Design k580vm80a, start of the top module:
module k580vm80a
(
   input         pin_clk,        
   input         pin_f1,         
   input         pin_f2,         
   input         pin_reset,      
   output [15:0] pin_a,          
   output  [7:0] pin_dout,       
   input   [7:0] pin_din,        
   output        pin_aena,       
   output        pin_dena,       
   input         pin_hold,      
   output        pin_hlda,      
   input         pin_ready,     
   output        pin_wait,      
   input         pin_int,       
   output        pin_inte,      
   output        pin_sync,      
   output        pin_dbin,      
   output        pin_wr_n
);
For scale: ~47 I/O pins, roughly 13,000 µm² of cells after synthesis.
==> flow/config.mk <==
export PLATFORM = sky130hd
export DESIGN_NAME = k580vm80a
export DESIGN_NICKNAME = k580vm80a
export VERILOG_FILES = /design/flow/design.v
export SDC_FILE = /design/flow/constraint.sdc
export NUM_CORES = 4
export LEC_CHECK = 0
export ABC_AREA = 1
export CAP_MARGIN = 20
export CORE_MARGIN = 2
export CORE_UTILIZATION = 68
export CTS_CLUSTER_DIAMETER = 33
export CTS_CLUSTER_SIZE = 45
export PLACE_DENSITY_LB_ADDON = 0.07
export SETUP_SLACK_MARGIN = 1.06
export SLEW_MARGIN = 20
==> flow/constraint.sdc <==
create_clock -name core_clock -period 3.6 [get_ports {pin_clk}]
set_input_delay 0.7200 -clock core_clock [delete_from_list [all_inputs] [get_ports {pin_clk}]]
set_output_delay 0.7200 -clock core_clock [all_outputs]
set_load 0.01 [all_outputs]
run.sh (not shown) runs the stock make flow with config.mk's settings and CLKGATE_MAP_FILE=.
The first run never finished: it broke off in 5_1_grt (GRT-0116).
Change:
- CELL_PAD_IN_SITES_DETAIL_PLACEMENT: default -> 0
- CELL_PAD_IN_SITES_GLOBAL_PLACEMENT: default -> 0
- CORE_UTILIZATION: 68 -> 66
- CTS_CLUSTER_DIAMETER: 33 -> default
- CTS_CLUSTER_SIZE: 45 -> 74
- GPL_ROUTABILITY_DRIVEN: default -> 1
- GPL_TIMING_DRIVEN: default -> 1
- MAX_ROUTING_LAYER: default -> met5
- PLACE_DENSITY_LB_ADDON: 0.07 -> default
- SETUP_SLACK_MARGIN: 1.06 -> default
- SLEW_MARGIN: 20 -> 30
With this change the flow finished but fails on negative setup slack.
Synthesized cell count stays the same.
Die size rises by a few percent.
Synthesized area stays the same.
Change:
- ABC_AREA: 1 -> default
- CELL_PAD_IN_SITES_DETAIL_PLACEMENT: 0 -> default
- CELL_PAD_IN_SITES_GLOBAL_PLACEMENT: 0 -> default
- CORE_UTILIZATION: 66 -> 57
- CTS_CLUSTER_SIZE: 74 -> default
- GPL_ROUTABILITY_DRIVEN: 1 -> default
- GPL_TIMING_DRIVEN: 1 -> default
- MAX_ROUTING_LAYER: met5 -> default
- SLEW_MARGIN: 30 -> 20
- clock period: 3.6 -> 6.29 ns (I/O delays scaled with it)
What happened: With this change the flow passed the timing, design-rule and antenna checks; total power decreases by about 45%; area after synthesis climbs by 7.2%; global-route usage goes down by 8.7 points.
Change:
- CORE_UTILIZATION: 57 -> 40
- SETUP_SLACK_MARGIN: default -> 1.08
- clock period: 6.29 -> 6.48 ns (I/O delays scaled with it)
Result: The new run ran to the end with no violations. Design area went up by 1.4%. Wire length went up by 3.1%. Total power went down by 4.3%. Via count went down by about 1.7%. Sequential share of layout area went down by 0.63 points. First-iteration DRC count went down by about 32%.
Change:
- CORE_UTILIZATION: 40 -> 17
- SETUP_SLACK_MARGIN: 1.08 -> default
Effect: Clock power came out lower by a few percent. Global-route usage shrinks by 14 points. Utilization decreases by 26 points. Count of clock-buffer cells in the layout goes down by 1. Die size rose by well over a third. Synthesized area stays the same. Power fell slightly. Worst setup slack degrades by 560 ps. Combinational power grows by a few percent. Synthesized cell count stays the same. Register-to-register slack loses 560 ps.
Change:
- CORE_UTILIZATION: 17 -> 68
- CTS_CLUSTER_SIZE: default -> 29
- clock period: 6.48 -> 3.73 ns (I/O delays scaled with it)
After rerunning: The new run completed, yet does not pass: negative setup slack. Setup slack gets worse by 1500 ps. Routed wire length is higher by about a fifth. Synthesized cell count stays the same. Clock skew stays flat. Fmax increases by a quarter to a third. Design area increases by roughly a tenth. Power is higher by well over a third.
Power and IR drop assume default switching activity.
